==> run a: inputs <==
==> flow/design.v (excerpt) <==
module top_rx_surf(
	input 			clk,
	input 			rst_n,
	input 			data_rx,
	output			flag_en_1, 
	output [7:0]	addr_daohang_data,
	output [12:0]	data_rx_end_internet
    );
	wire 	[7:0]	data_tx;
	wire	[92:0]	nav_data;
	assign	data_rx_end_internet = nav_data[92:80];
surf_internet_rx u_surf_internet_rx (
    .clk(clk), 
    .rst_n(rst_n), 
    .data_rx(data_tx), 
    .rx_int(rx_int), 
	.flag_en_1(flag_en_1),
	.addr_daohang_data(addr_daohang_data),
    .data_rx_end_internet(nav_data)
    );
uart_bps_1 u_uart_bps_1 (
    .clk(clk), 
    .rst_n(rst_n), 
    .cnt_start(bps_start),
    .bps_sig(clk_bps)
    );
uart_receive_1 u_uart_receive_1 (
    .clk(clk), 
    .rst_n(rst_n), 
    .clk_bps(clk_bps), 
    .data_rx(data_rx), 
    .rx_int(rx_int), 
    .data_tx(data_tx), 
    .bps_start(bps_start)
    );
endmodule
Settings: LEC_CHECK=0, ABC_AREA=0, CAP_MARGIN=20, CELL_PAD_IN_SITES_DETAIL_PLACEMENT=2, CORE_MARGIN=2, CORE_UTILIZATION=26, CTS_CLUSTER_DIAMETER=133, GPL_ROUTABILITY_DRIVEN=0, PLACE_DENSITY_LB_ADDON=0.09, SETUP_SLACK_MARGIN=0.49, SLEW_MARGIN=35, TNS_END_PERCENT=90; clock period 10.0 ns.
run.sh (not shown) runs the stock make flow with config.mk's settings and CLKGATE_MAP_FILE=.
==> run b (differences from run a) <==
ABC_AREA = 1   (was 0)
CELL_PAD_IN_SITES_GLOBAL_PLACEMENT = 0   (was default)
CORE_MARGIN = 3   (was 2)
CORE_UTILIZATION = 72   (was 26)
CTS_CLUSTER_DIAMETER = default   (was 133)
CTS_CLUSTER_SIZE = 93   (was default)
GPL_ROUTABILITY_DRIVEN = default   (was 0)
GPL_TIMING_DRIVEN = 0   (was default)
HOLD_SLACK_MARGIN = 0.29   (was default)
MAX_ROUTING_LAYER = met5   (was default)
MIN_ROUTING_LAYER = met2   (was default)
PLACE_DENSITY = 0.73   (was default)
PLACE_DENSITY_LB_ADDON = default   (was 0.09)
SETUP_SLACK_MARGIN = 0.41   (was 0.49)
SLEW_MARGIN = 20   (was 35)
TNS_END_PERCENT = default   (was 90)
==> flow/constraint.sdc (replaced) <==
create_clock -name core_clock -period 6.96 [get_ports {clk}]
set_input_delay 1.3920 -clock core_clock [delete_from_list [all_inputs] [get_ports {clk}]]
set_output_delay 1.3920 -clock core_clock [all_outputs]
set_load 0.01 [all_outputs]
==> run c (differences from run a) <==
ABC_AREA = 1   (was 0)
CAP_MARGIN = 0   (was 20)
CELL_PAD_IN_SITES_DETAIL_PLACEMENT = default   (was 2)
CORE_UTILIZATION = 72   (was 26)
CTS_CLUSTER_DIAMETER = default   (was 133)
CTS_CLUSTER_SIZE = 76   (was default)
GPL_ROUTABILITY_DRIVEN = default   (was 0)
HOLD_SLACK_MARGIN = 0.29   (was default)
PLACE_DENSITY_LB_ADDON = 0.01   (was 0.09)
SETUP_SLACK_MARGIN = 1.03   (was 0.49)
SLEW_MARGIN = 20   (was 35)
TNS_END_PERCENT = default   (was 90)
==> flow/constraint.sdc (replaced) <==
create_clock -name core_clock -period 3.6 [get_ports {clk}]
set_input_delay 0.7200 -clock core_clock [delete_from_list [all_inputs] [get_ports {clk}]]
set_output_delay 0.7200 -clock core_clock [all_outputs]
set_load 0.01 [all_outputs]
==> run d (differences from run a) <==
ABC_AREA = default   (was 0)
CELL_PAD_IN_SITES_DETAIL_PLACEMENT = default   (was 2)
CORE_UTILIZATION = 22   (was 26)
CTS_CLUSTER_DIAMETER = 37   (was 133)
CTS_CLUSTER_SIZE = 60   (was default)
GPL_ROUTABILITY_DRIVEN = default   (was 0)
GPL_TIMING_DRIVEN = 1   (was default)
MIN_ROUTING_LAYER = met1   (was default)
PLACE_DENSITY_LB_ADDON = 0.08   (was 0.09)
SETUP_SLACK_MARGIN = default   (was 0.49)
SLEW_MARGIN = 20   (was 35)
TNS_END_PERCENT = 100   (was 90)
==> flow/constraint.sdc (replaced) <==
create_clock -name core_clock -period 7.79 [get_ports {clk}]
set_input_delay 1.5580 -clock core_clock [delete_from_list [all_inputs] [get_ports {clk}]]
set_output_delay 1.5580 -clock core_clock [all_outputs]
set_load 0.01 [all_outputs]
==> qor summary <==
item	run d	run b	run a	run c
Data arrival time of the worst path	4.82 ns	-	5.03 ns	3.73 ns
Total instance count after detailed placement	2,122	-	2,005	1,962
Placeable core region	68,500 um2	21,400 um2	57,700 um2	21,800 um2
Vias	9,401	-	9,392	13,355
Total of cells resized after clock tree synthesis	0	-	0	131
Share of total power consumed by net switching	0.216	-	0.215	0.228
Clock-cell share of area	0.165	-	0.0837	0.0682
Internal portion of total power	4.70 mW	-	2.56 mW	6.81 mW
Yosys-reported design area after synthesis	15,200 um2	15,900 um2	15,200 um2	15,900 um2
Final routed DRC violation total	0	-	0	0
Total wirelength of the detailed-routed design	33.9 mm	-	34.5 mm	47.3 mm
Sequential element share of the synthesized area	0.618	0.588	0.618	0.588
Worst-case hold path end point	u_surf_internet_rx.b2[2]	-	u_surf_internet_rx.b4[9]	u_surf_internet_rx.b5[16]
Multiplexer share of the synthesized area	0.0464	0.00424	0.0464	0.00424
Smallest hold slack	0.334 ns	-	0.330 ns	0.346 ns
Clk latency late pin	0.62 ns	-	0.56 ns	0.56 ns
DIE WIDTH	267 um	155 um	246 um	153 um
Slowest cell delay on critical path	0.48 ns	-	0.54 ns	0.41 ns
Tool warnings	44	-	42	43
Pre-Repair DR Iteration Count	5	-	4	8
Outcome	finished clean	stopped before the end	finished clean	finished clean
Last stage reached	-	3_5_place_dp	-	-
Max Cap Violations	0	-	0	0
Final worst path period need	4.32 ns	-	4.60 ns	3.31 ns
Multi-input comb cells	774	-	774	1,000
Area of the multi-input gates	5470 um2	-	5490 um2	6550 um2

* * *

==> inputs of v28 <==
top_rx_surf again, from the RTL that the note above started with.
make LEC_CHECK=0 CAP_MARGIN=20 CELL_PAD_IN_SITES_DETAIL_PLACEMENT=2 CELL_PAD_IN_SITES_GLOBAL_PLACEMENT=2 CORE_MARGIN=2 CORE_UTILIZATION=72 CTS_CLUSTER_SIZE=93 GPL_TIMING_DRIVEN=0 HOLD_SLACK_MARGIN=-0.05 MAX_ROUTING_LAYER=met4 PLACE_DENSITY=0.73 SETUP_SLACK_MARGIN=0.41 SLEW_MARGIN=20 finish   # period 10.0 ns
==> v3 (differences from v28) <==
CELL_PAD_IN_SITES_DETAIL_PLACEMENT = unset   (was 2)
CELL_PAD_IN_SITES_GLOBAL_PLACEMENT = unset   (was 2)
CTS_CLUSTER_DIAMETER = 377   (was unset)
CTS_CLUSTER_SIZE = unset   (was 93)
GPL_TIMING_DRIVEN = unset   (was 0)
HOLD_SLACK_MARGIN = unset   (was -0.05)
MAX_ROUTING_LAYER = unset   (was met4)
PLACE_DENSITY = 0.38   (was 0.73)
SETUP_SLACK_MARGIN = unset   (was 0.41)
==> flow/constraint.sdc (replaced) <==
create_clock -name core_clock -period 9.07 [get_ports {clk}]
set_input_delay 1.8140 -clock core_clock [delete_from_list [all_inputs] [get_ports {clk}]]
set_output_delay 1.8140 -clock core_clock [all_outputs]
set_load 0.01 [all_outputs]
==> results <==
item                                                                                      v3                           v28
Run status                                                  no timing/DRC/antenna violations                did not finish
Failing step                                                                               -  global placement without I/O
Share of synthesized cell area in and-or and or-and compound cells                     7.64%                         7.64%
Die outline height                                                                    149 µm                        149 µm
EDFF count, synth                                                                          0                             0
Post-synthesis cell area                                                          0.0152 mm²                    0.0152 mm²
Site row count                                                                            53                            53
Initial cell density of the core                                                       72.9%                         72.9%
Yosys top cell by instances                                         sky130_fd_sc_hd__dfrtp_1      sky130_fd_sc_hd__dfrtp_1
Top_reg_cell synth                                                  sky130_fd_sc_hd__dfrtp_1      sky130_fd_sc_hd__dfrtp_1
Ys Warns                                                                                   7                             7
Post-Synthesis Cells                                                                   1,235                         1,235
Simple share                                                                           12.9%                         12.9%
Die ar.                                                                           0.0222 mm²                    0.0222 mm²
XOR/XNOR share of the synthesized area                                                 3.93%                         3.93%
Unique cell types                                                                         69                            69
Average cell area after synthesis                                                   12.3 µm²                      12.3 µm²
Die outline width                                                                     149 µm                        149 µm
Number of nets in the synthesized netlist                                              1,318                         1,318
Cell count listed in synth_stat.txt                                                    1,235                         1,235
Share of the synthesized area in the top cell type                                     57.2%                         57.2%
Library cell occupying the most area in the post-synthesis netlist  sky130_fd_sc_hd__dfrtp_1      sky130_fd_sc_hd__dfrtp_1

* * *

==> trial 3: inputs <==
Starting RTL as in the previous note.
Settings: LEC_CHECK=0, ABC_AREA=1, CAP_MARGIN=20, CELL_PAD_IN_SITES_DETAIL_PLACEMENT=2, CELL_PAD_IN_SITES_GLOBAL_PLACEMENT=0, CORE_MARGIN=3, CORE_UTILIZATION=72, CTS_CLUSTER_DIAMETER=42, CTS_CLUSTER_SIZE=36, GPL_TIMING_DRIVEN=0, HOLD_SLACK_MARGIN=0.29, MAX_ROUTING_LAYER=met5, MIN_ROUTING_LAYER=met2, PLACE_DENSITY=0.73, SLEW_MARGIN=20; clock period 6.96 ns.
==> trial 22: changes against trial 3 <==
- CAP_MARGIN: 20 -> 25
- CELL_PAD_IN_SITES_DETAIL_PLACEMENT: 2 -> default
- CELL_PAD_IN_SITES_GLOBAL_PLACEMENT: 0 -> default
- CORE_UTILIZATION: 72 -> 70
- CTS_CLUSTER_DIAMETER: 42 -> 186
- CTS_CLUSTER_SIZE: 36 -> default
- GPL_TIMING_DRIVEN: 0 -> default
- HOLD_SLACK_MARGIN: 0.29 -> default
- MAX_ROUTING_LAYER: met5 -> default
- MIN_ROUTING_LAYER: met2 -> met1
- PLACE_DENSITY: 0.73 -> default
- PLACE_DENSITY_LB_ADDON: default -> 0.09
- TNS_END_PERCENT: default -> 5
==> flow/constraint.sdc (replaced) <==
create_clock -name core_clock -period 2.54 [get_ports {clk}]
set_input_delay 0.5080 -clock core_clock [delete_from_list [all_inputs] [get_ports {clk}]]
set_output_delay 0.5080 -clock core_clock [all_outputs]
set_load 0.01 [all_outputs]
==> build 88: changes against trial 3 <==
- ABC_AREA: 1 -> default
- CELL_PAD_IN_SITES_DETAIL_PLACEMENT: 2 -> default
- CELL_PAD_IN_SITES_GLOBAL_PLACEMENT: 0 -> default
- CORE_MARGIN: 3 -> 2
- CORE_UTILIZATION: 72 -> 62
- CTS_CLUSTER_DIAMETER: 42 -> default
- CTS_CLUSTER_SIZE: 36 -> default
- GPL_TIMING_DRIVEN: 0 -> default
- HOLD_SLACK_MARGIN: 0.29 -> default
- MAX_ROUTING_LAYER: met5 -> default
- MIN_ROUTING_LAYER: met2 -> default
- PLACE_DENSITY: 0.73 -> default
==> flow/constraint.sdc (replaced) <==
create_clock -name core_clock -period 9.07 [get_ports {clk}]
set_input_delay 1.8140 -clock core_clock [delete_from_list [all_inputs] [get_ports {clk}]]
set_output_delay 1.8140 -clock core_clock [all_outputs]
set_load 0.01 [all_outputs]
==> comparison table <==
| metric | trial 3 | build 88 | trial 22 |
|---|---|---|---|
| Post-Layout Cell Count | - | 1632 | 2140 |
| Met3 capacity usage during global routing | - | 0.0354 | 0.0533 |
| Number of buffers inserted by post-CTS setup repair | - | 0 | 2 |
| Slowest cell delay on critical path | - | 0.46 ns | 0.41 ns |
| Post-route clock skew | - | 0.0158 ns | 0.0166 ns |
| Inserted Diodes | - | 0 | 0 |
| Cell Type Count | 50 | 69 | 50 |
| CTS clk-pin slew, worst paths | - | 0.06 ns | 0.06 ns |
| Final-layout fill cell count | - | 1678 | 991 |
| Post-synthesis simple-gate area fraction | 0.191 | 0.129 | 0.191 |
| Psw | - | 689 µW | 2.78 mW |
| Total cell area at the placement stage | - | 0.0158 mm² | 0.0175 mm² |
| Upper clock frequency limit | - | 231 MHz | 303 MHz |
| Status | did not finish | no timing/DRC/antenna violations | finished with violations |
| Last stage reached | detailed placement | - | - |
| Reasons for failing layout checks | - | - | negative setup slack |

* * *

==> inputs of job 3544 <==
Starting RTL as in the previous note.
Settings: LEC_CHECK=0, CAP_MARGIN=15, CORE_MARGIN=2, CORE_UTILIZATION=72, SETUP_SLACK_MARGIN=-0.56, SLEW_MARGIN=20; clock period 8.38 ns.
==> job 7158 (differences from job 3544) <==
ABC_AREA = 1   (was default)
CAP_MARGIN = 20   (was 15)
CORE_UTILIZATION = 69   (was 72)
CTS_CLUSTER_SIZE = 76   (was default)
PLACE_DENSITY_LB_ADDON = 0.01   (was default)
SETUP_SLACK_MARGIN = default   (was -0.56)
==> flow/constraint.sdc (replaced) <==
create_clock -name core_clock -period 2.53 [get_ports {clk}]
set_input_delay 0.5060 -clock core_clock [delete_from_list [all_inputs] [get_ports {clk}]]
set_output_delay 0.5060 -clock core_clock [all_outputs]
set_load 0.01 [all_outputs]
==> job 3854 (differences from job 3544) <==
CAP_MARGIN = 20   (was 15)
CORE_UTILIZATION = 70   (was 72)
CTS_CLUSTER_DIAMETER = 190   (was default)
CTS_CLUSTER_SIZE = 15   (was default)
PLACE_DENSITY_LB_ADDON = 0.13   (was default)
SETUP_SLACK_MARGIN = default   (was -0.56)
==> flow/constraint.sdc (replaced) <==
create_clock -name core_clock -period 2.54 [get_ports {clk}]
set_input_delay 0.5080 -clock core_clock [delete_from_list [all_inputs] [get_ports {clk}]]
set_output_delay 0.5080 -clock core_clock [all_outputs]
set_load 0.01 [all_outputs]
==> flow_summary.yaml <==
# generated from flow reports
pwr:
  combinational_cell_power_uw: 73.8
  pwr-share-comb: 0.020
  clock_net_power_mw: 1.69
final_layout:
  fillerInstances: 1116
  layout.core_utilization: 0.816
synthesis:
  post_synth_mux_area_share: 0.0464
  top_area_frac: 0.572
critical_path:
  worst_r2r_end: "u_surf_internet_rx.data_rx_end_internet[88]$_DFFE_PN0N_"
  regToRegSetupSlack_ns: 3.94
  critical_path.max_fanout: 6
global_route:
  gr-usage-met2: 0.509
route:
  drt_first_iter_violations: 732
status:
  outcome: "finished clean"
(the above is from job 3544)
==> flow_summary.yaml <==
# generated from flow reports
final_timing:
  setup_viol: 16
  setup_slack_of_the_critical_path_after_layout_ns: -0.818
pwr:
  pwr-share-comb: 0.029
global_route:
  gr-usage-met2: 0.662
status:
  outcome: "complete, but fails checks"
  check-failures: "negative setup slack"
final_layout:
  fillerInstances: 947
synthesis:
  post_synth_mux_area_share: 0.00424
(the above is from job 7158)
==> flow_summary.yaml <==
# generated from flow reports
final_timing:
  setup_viol: 14
  setup_slack_of_the_critical_path_after_layout_ns: -1.49
status:
  check-failures: "negative setup slack"
  outcome: "complete, but fails checks"
final_layout:
  fillerInstances: 1018
global_route:
  gr-usage-met2: 0.535
critical_path:
  worst_r2r_end: "u_surf_internet_rx.data_rx_end_internet[85]$_DFFE_PN0N_"
(the above is from job 3854)

* * *

==> inputs of run X <==
top_rx_surf again, from the RTL that the note above started with.
export LEC_CHECK = 0
export ABC_AREA = 1
export CAP_MARGIN = 20
export CORE_MARGIN = 2
export CORE_UTILIZATION = 70
export CTS_CLUSTER_DIAMETER = 190
export CTS_CLUSTER_SIZE = 15
export PLACE_DENSITY_LB_ADDON = 0.13
export SETUP_SLACK_MARGIN = 0.74
export SLEW_MARGIN = 40
create_clock -name core_clock -period 2.48 [get_ports {clk}]
==> run H (differences from run X) <==
CORE_UTILIZATION = 72   (was 70)
CTS_CLUSTER_DIAMETER = 393   (was 190)
HOLD_SLACK_MARGIN = 0.3   (was unset)
PLACE_DENSITY_LB_ADDON = 0.06   (was 0.13)
SETUP_SLACK_MARGIN = -0.03   (was 0.74)
SLEW_MARGIN = 20   (was 40)
==> flow/constraint.sdc (replaced) <==
create_clock -name core_clock -period 2.8 [get_ports {clk}]
set_input_delay 0.5600 -clock core_clock [delete_from_list [all_inputs] [get_ports {clk}]]
set_output_delay 0.5600 -clock core_clock [all_outputs]
set_load 0.01 [all_outputs]
==> run K (differences from run X) <==
ABC_AREA = unset   (was 1)
CORE_UTILIZATION = 66   (was 70)
CTS_CLUSTER_DIAMETER = unset   (was 190)
CTS_CLUSTER_SIZE = unset   (was 15)
PLACE_DENSITY_LB_ADDON = unset   (was 0.13)
SETUP_SLACK_MARGIN = 2.05   (was 0.74)
SLEW_MARGIN = 20   (was 40)
==> flow/constraint.sdc (replaced) <==
create_clock -name core_clock -period 8.38 [get_ports {clk}]
set_input_delay 1.6760 -clock core_clock [delete_from_list [all_inputs] [get_ports {clk}]]
set_output_delay 1.6760 -clock core_clock [all_outputs]
set_load 0.01 [all_outputs]
==> summary of the runs <==
Run X finished with negative setup slack left. Run K completed without violations. Run H finished but failed the layout checks on negative setup slack. Via count, highest first: run X, run H, run K. Power, highest first: run X, run H, run K. Utilization, highest first: run X, run H, run K. Of run X and run H, run X has the higher final cell count (gap 6.5%, measured against run H).
==> figures <==
Run status: run X finished with violations; run H finished with violations; run K no timing/DRC/antenna violations
Violated checks: run X negative setup slack; run H negative setup slack; run K -
Final core utilization: run X 0.9475; run H 0.8688; run K 0.7507
Worst slack, placed: run X -693.3 ps; run H -412.1 ps; run K 4024 ps
Comb pwr share: run X 0.053; run H 0.032; run K 0.021
Logic depth of the worst register-to-register path: run X 21; run H 19; run K 19
Number of buffers added to fix hold violations after cts: run X 1; run H 1; run K 0
Post-Syn Instances: run X 1668; run H 1668; run K 1235
Die width: run X 154.9 um; run H 152.8 um; run K 155.6 um
Synthesized-area fraction occupied by adder cells: run X 0.06610; run H 0.06610; run K 0.06945
Sequential cell area: run X 0.009388 mm^2; run H 0.009378 mm^2; run K 0.009376 mm^2
Power figures rest on the tool's default switching activity, not on a simulated workload.
